==> pepper <==
==> flow/design.v <==
module AHB_Master_ALU_REG_pipelined (
    input wire        HCLK,        
    input wire        HRESETn,     
    output reg [31:0] HADDR,       
    output reg [2:0] HBURST,         
    output reg [2:0]  HSIZE,       
    output reg [1:0]  HTRANS,      
    output reg [31:0] HWDATA,      
    output reg        HWRITE,      
    input wire [31:0] HRDATA,      
    input wire        HREADY,      
    input wire        HRESP,
    input wire [63:0] cpu_inst
);
    wire [31:0] ReadData1, ReadData2;
    wire [31:0] ALUResult;
    reg RegWrite;
    reg [31:0] WriteData;
    reg type_data ;
    reg ALU_REG;
    reg write_read;
    reg [7:0] burst_length;
    reg [2:0] ReadReg1_ADDR;  
    reg [2:0] ReadReg2_ADDR;   
    reg [2:0] WriteReg_ADDR;   
    reg [2:0] AlU_OP;
    reg [2:0] WriteReg_ADDR2;
    reg [31:0] HWDATA_t;
    reg [31:0] HADDR_delay;
ALU alu(
    .A(ReadData1),
    .B(ReadData2),
    .AlU_OP(AlU_OP),
    .Result(ALUResult)
);
RegisterFile rf(
    .clk(HCLK),
    .rst_n(HRESETn),
    .ReadReg1_ADDR(ReadReg1_ADDR),
    .ReadReg2_ADDR(ReadReg2_ADDR),
    .WriteReg_ADDR(WriteReg_ADDR2),
    .WriteData(WriteData),
    .RegWrite(RegWrite),
    .ReadData1(ReadData1),
    .ReadData2(ReadData2)
);
localparam      IDLE         = 2'b00,
                BUSY     = 2'b01,
                NONSEQ   = 2'b10,
                SEQ      = 2'b11;
reg [9:0] burst_counter;
reg work;
always @(posedge HCLK or negedge HRESETn) begin
    if (!HRESETn)
        HADDR_delay <= 32'b0;
    else
        HADDR_delay <= cpu_inst [63:32];
end
always @(posedge HCLK or negedge HRESETn) begin
    if (!HRESETn)
    begin   
        HTRANS <= IDLE;   
        HADDR <= 32'b0;
        HBURST <= 3'b0;
        HSIZE <= 3'b0;
        HWDATA <= 32'b0;
        HWRITE <= 1'b0;
        RegWrite <= 1'b0;
        WriteData <= 32'b0;
        type_data <= 1'b0;
        ALU_REG <= 1'b0;
        write_read <= 1'b0;
        burst_length <= 8'b0;
        ReadReg1_ADDR <= 3'b0;
        ReadReg2_ADDR <= 3'b0;
        WriteReg_ADDR <= 3'b0;
        AlU_OP <= 3'b0;
        WriteReg_ADDR2 <= 3'b0;
        HWDATA_t <= 32'b0;
        burst_counter <= 10'b0;
        work <= 1'b0;
    end
    else
begin
        RegWrite <= 0;
        case (HTRANS)
            IDLE:begin
                if (type_data == 1)
                begin
                    if(ALU_REG)
                        begin
                            if(write_read)
                            begin
                                WriteData   <= ALUResult;
                                RegWrite    <= 1;
                            end                           
                             else
                            begin
                                HWDATA_t      <= ALUResult;
                                RegWrite    <= 0;
                            end                        end
                        else
                        begin
                            if (HWRITE)
                            begin
                                WriteData   <= HRDATA;
                                RegWrite    <= 1;
                            end
                            else
                            begin
                                HWDATA_t      <= ReadData1;
                                RegWrite    <= 0;
                            end
                        end
                        type_data <= 1;
                end
                type_data <= 1;
                HADDR <= HADDR_delay;
                HSIZE <= cpu_inst[6:4];  
                HWRITE <= cpu_inst[0];   
                HBURST <= cpu_inst[3:1];
                work <= cpu_inst[7];
                write_read <= cpu_inst [31];
                ALU_REG <= cpu_inst [18];
                burst_length <= cpu_inst[15:8];
                ReadReg1_ADDR <= cpu_inst[21:19]; 
                ReadReg2_ADDR <=  cpu_inst[24:22]; 
                WriteReg_ADDR <=  cpu_inst[27:25]; 
                WriteReg_ADDR2 <= WriteReg_ADDR;
                HWDATA <= HWDATA_t;
                AlU_OP <= cpu_inst [30:28];
                if (HREADY && work) begin
                    HTRANS <= NONSEQ;
                    burst_counter <= 0;        
                end
            end 
            BUSY:begin
                work <= cpu_inst[7];
                if (work) begin
                    HTRANS <= IDLE; 
                end
            end
            NONSEQ:begin
                type_data <= 1;
                HADDR <= HADDR_delay;
                HSIZE <= cpu_inst[6:4];  
                HWRITE <= cpu_inst[0];   
                HBURST <= cpu_inst[3:1];
                work <= cpu_inst[7];
                write_read <= cpu_inst [31];
                ALU_REG <= cpu_inst [18];
                burst_length <= cpu_inst[15:8];
                ReadReg1_ADDR <= cpu_inst[21:19]; 
                ReadReg2_ADDR <=  cpu_inst[24:22]; 
                WriteReg_ADDR <=  cpu_inst[27:25]; 
                WriteReg_ADDR2 <= WriteReg_ADDR;
                HWDATA <= HWDATA_t;
                AlU_OP <= cpu_inst [30:28];
                if(ALU_REG)
                        begin
                            if(write_read)
                            begin
                                WriteData   <= ALUResult;
                                RegWrite    <= 1;
                            end
                            else
                            begin
                                HWDATA_t      <= ALUResult;
                                RegWrite    <= 0;
                            end
                        end
                        else
                        begin
                            if (HWRITE)
                            begin
                                WriteData   <= HRDATA;
                                RegWrite    <= 1;
                            end
                            else
                            begin
                                HWDATA_t      <= ReadData1;
                                RegWrite    <= 0;
                            end
                        end
                if (HREADY) begin
                    if (!work)
                    HTRANS <= BUSY;
                    else if (HBURST) begin
                        type_data <= 1;
                        burst_counter <= burst_counter + 1;
                        HTRANS <= SEQ;
                    end else begin
                        type_data <= 1;
                        HTRANS <= IDLE;
                    end
                end
            end  
            SEQ:begin
                HWDATA <= HWDATA_t;
                ReadReg1_ADDR <= ReadReg1_ADDR +1;
                WriteReg_ADDR <=  WriteReg_ADDR;
                WriteReg_ADDR2 <= WriteReg_ADDR;
                RegWrite    <= 0;
                if (HREADY) begin
                    if(ALU_REG)
                        begin
                            if(write_read)
                            begin
                                WriteData   <= ALUResult;
                                RegWrite    <= 1;
                            end
                            else
                            begin
                                HWDATA_t      <= ALUResult;
                                RegWrite    <= 0;
                            end                        end
                        else
                        begin
                            if (HWRITE)
                            begin
                                WriteData   <= HRDATA;
                                RegWrite    <= 1;
                            end
                            else
                            begin
                                HWDATA_t      <= ReadData1;
                                RegWrite    <= 0;
                            end
                        end
                    HADDR <= HADDR + (4 << HSIZE); 
                        burst_counter <= burst_counter + 1;
                    if (!work)
                    HTRANS <= BUSY;
                    else if(HBURST == 3'b001 && burst_counter * HSIZE < 8'b11111111 && burst_counter < burst_length-1)
                    HTRANS <= SEQ;
                        else begin
                        HTRANS <= IDLE;
                    end
                end  
            end
            default:HTRANS <= IDLE;
        endcase
    end
end
endmodule
module ALU(
    input [31:0] A,    
    input [31:0] B,       
    input [2:0] AlU_OP,   
    output reg [31:0] Result 
);
    always @(*) begin
        case (AlU_OP)
            3'b000: Result = A + B;     
            3'b001: Result = A - B;     
            3'b010: Result = A & B;     
            3'b011: Result = A | B;     
            3'b100: Result = A ^ B;     
            3'b101: Result = ~A;        
            3'b110: Result = A << 1;    
            3'b111: Result = A >> 1;    
            default: Result = 8'b0;
        endcase
    end
endmodule
module RegisterFile(
    input clk,
    input rst_n,
    input [2:0] ReadReg1_ADDR,
    input [2:0] ReadReg2_ADDR,
    input [2:0] WriteReg_ADDR,
    input [31:0] WriteData,
    input RegWrite,
    output [31:0] ReadData1,
    output [31:0] ReadData2
);
    reg [31:0] registers [7:0]; 
    assign ReadData1 = registers[ReadReg1_ADDR];
    assign ReadData2 = registers[ReadReg2_ADDR];
    integer i;
    always @(posedge clk or negedge rst_n) begin
        if (!rst_n) begin
            for (i = 0; i < 8; i = i + 1)
                registers[i] <= 32'b0;
        end
        else if (RegWrite) begin
            registers[WriteReg_ADDR] <= WriteData;
        end
    end
endmodule
==> flow/run.sh <==
#!/bin/bash
# the make line also repeats each setting of config.mk as NAME=value (left out here)
make -C /OpenROAD-flow-scripts/flow DESIGN_CONFIG=/design/flow/config.mk WORK_HOME=/design/flow/orfs CLKGATE_MAP_FILE= finish
==> flow/config.mk <==
export PLATFORM = sky130hd
export DESIGN_NAME = AHB_Master_ALU_REG_pipelined
export DESIGN_NICKNAME = AHB_Master_ALU_REG_pipelined
export VERILOG_FILES = /design/flow/design.v
export SDC_FILE = /design/flow/constraint.sdc
export NUM_CORES = 4
export LEC_CHECK = 0
export CAP_MARGIN = 20
export CORE_MARGIN = 2
export CORE_UTILIZATION = 70
export CTS_CLUSTER_DIAMETER = 27
export CTS_CLUSTER_SIZE = 44
export GPL_ROUTABILITY_DRIVEN = 1
export HOLD_SLACK_MARGIN = -0.08
export MAX_ROUTING_LAYER = met4
export PLACE_DENSITY = 0.62
export SLEW_MARGIN = 10
==> flow/constraint.sdc <==
create_clock -name core_clock -period 4.85 [get_ports {HCLK}]
set_input_delay 0.9700 -clock core_clock [delete_from_list [all_inputs] [get_ports {HCLK}]]
set_output_delay 0.9700 -clock core_clock [all_outputs]
set_load 0.01 [all_outputs]
==> delta: changes against pepper <==
- CORE_UTILIZATION: 70 -> 71
- CTS_CLUSTER_DIAMETER: 27 -> 347
- CTS_CLUSTER_SIZE: 44 -> 17
- GPL_ROUTABILITY_DRIVEN: 1 -> unset
- HOLD_SLACK_MARGIN: -0.08 -> unset
- PLACE_DENSITY: 0.62 -> 0.6
- SLEW_MARGIN: 10 -> 20
==> flow/constraint.sdc (replaced) <==
create_clock -name core_clock -period 4.73 [get_ports {HCLK}]
set_input_delay 0.9460 -clock core_clock [delete_from_list [all_inputs] [get_ports {HCLK}]]
set_output_delay 0.9460 -clock core_clock [all_outputs]
set_load 0.01 [all_outputs]
==> run summary <==
Observations from the implementation run.

Run status:
- The flow stopped in global routing (5_1_grt).
- The first error in the log reads "[ERROR GRT-0232] Routing congestion too high. Check the congestion heatmap in the GUI".
- The run stopped with a tool error.

Placement:
- The run puts the worst setup slack after placement at -511 ps.
[end of results for pepper]
==> run summary <==
Notes from the flow run.

Run status:
- The report lists the violated layout checks as negative setup slack.
- The run finished, with violations left.

Final timing:
- The final timing report counts setup violations totalling 40.
- The run gives the final worst setup slack as -546 ps.

Placement:
- The run gives the worst setup slack after placement as -643 ps.
[end of results for delta]

==> inputs of trial 8 <==
RTL: the design.v shown in full above, as it stands there.
Settings: LEC_CHECK=0, CAP_MARGIN=0, CORE_MARGIN=2, CORE_UTILIZATION=68, CTS_CLUSTER_SIZE=36, GPL_ROUTABILITY_DRIVEN=1, SLEW_MARGIN=10; clock period 4.85 ns.
run.sh (not shown) runs the stock make flow with config.mk's settings and CLKGATE_MAP_FILE=.
==> inputs of build 86, as changes to trial 8 <==
--- a/flow/config.mk
+++ b/flow/config.mk
@@ -7,7 +7,6 @@
 export LEC_CHECK = 0
-export CAP_MARGIN = 0
+export CAP_MARGIN = 20
 export CORE_MARGIN = 2
-export CORE_UTILIZATION = 68
-export CTS_CLUSTER_SIZE = 36
-export GPL_ROUTABILITY_DRIVEN = 1
-export SLEW_MARGIN = 10
+export CORE_UTILIZATION = 26
+export PLACE_DENSITY = 0.6
+export SLEW_MARGIN = 20
==> flow/constraint.sdc (replaced) <==
create_clock -name core_clock -period 5.77 [get_ports {HCLK}]
set_input_delay 1.1540 -clock core_clock [delete_from_list [all_inputs] [get_ports {HCLK}]]
set_output_delay 1.1540 -clock core_clock [all_outputs]
set_load 0.01 [all_outputs]
==> run summary <==
impl run done, here's what came out: status=complete, no violations, Setup WS pre-CTS=between 0.2 and 0.3 ns, first-pass GRT wire length=between 100,000 and 150,000 um, DR WL/cell=21.0 um, setup_tns=0 ns, Die Area=roughly 110,000 sq um, Max Freq=0.181 GHz, sequential share of cell area=0.337, Finished Core Util=0.316, Inst Count DP=about 4.4k, Worst setup startpoint=ReadReg2_ADDR[1]
The numbers above come from build 86.

==> run summary <==
impl run done, here's what came out: status=finished with violations, Violated Checks=setup timing, Mapped Area=between 20,000 and 30,000 sq um, Setup WS pre-CTS=-0.629 ns, Worst setup startpoint=ReadReg2_ADDR[0], Inst Count DP=about 3.7k, met1 wire length=between 30,000 and 40,000 um, drt total wl=97,000 um, Storage cell area=approximately 12,000 sq um, sequential share of cell area=0.329, setup_tns=-3.23 ns, PnR worst setup slack=-0.210 ns, Finished Core Util=0.843, DR WL/cell=25.5 um, # setup viols final=31, first-pass GRT wire length=around 150,000 um, Seq cells=around 460, Die Area=between 40,000 and 50,000 sq um, Post-Layout Cell Count=approximately 3.8k
The numbers above come from trial 8.

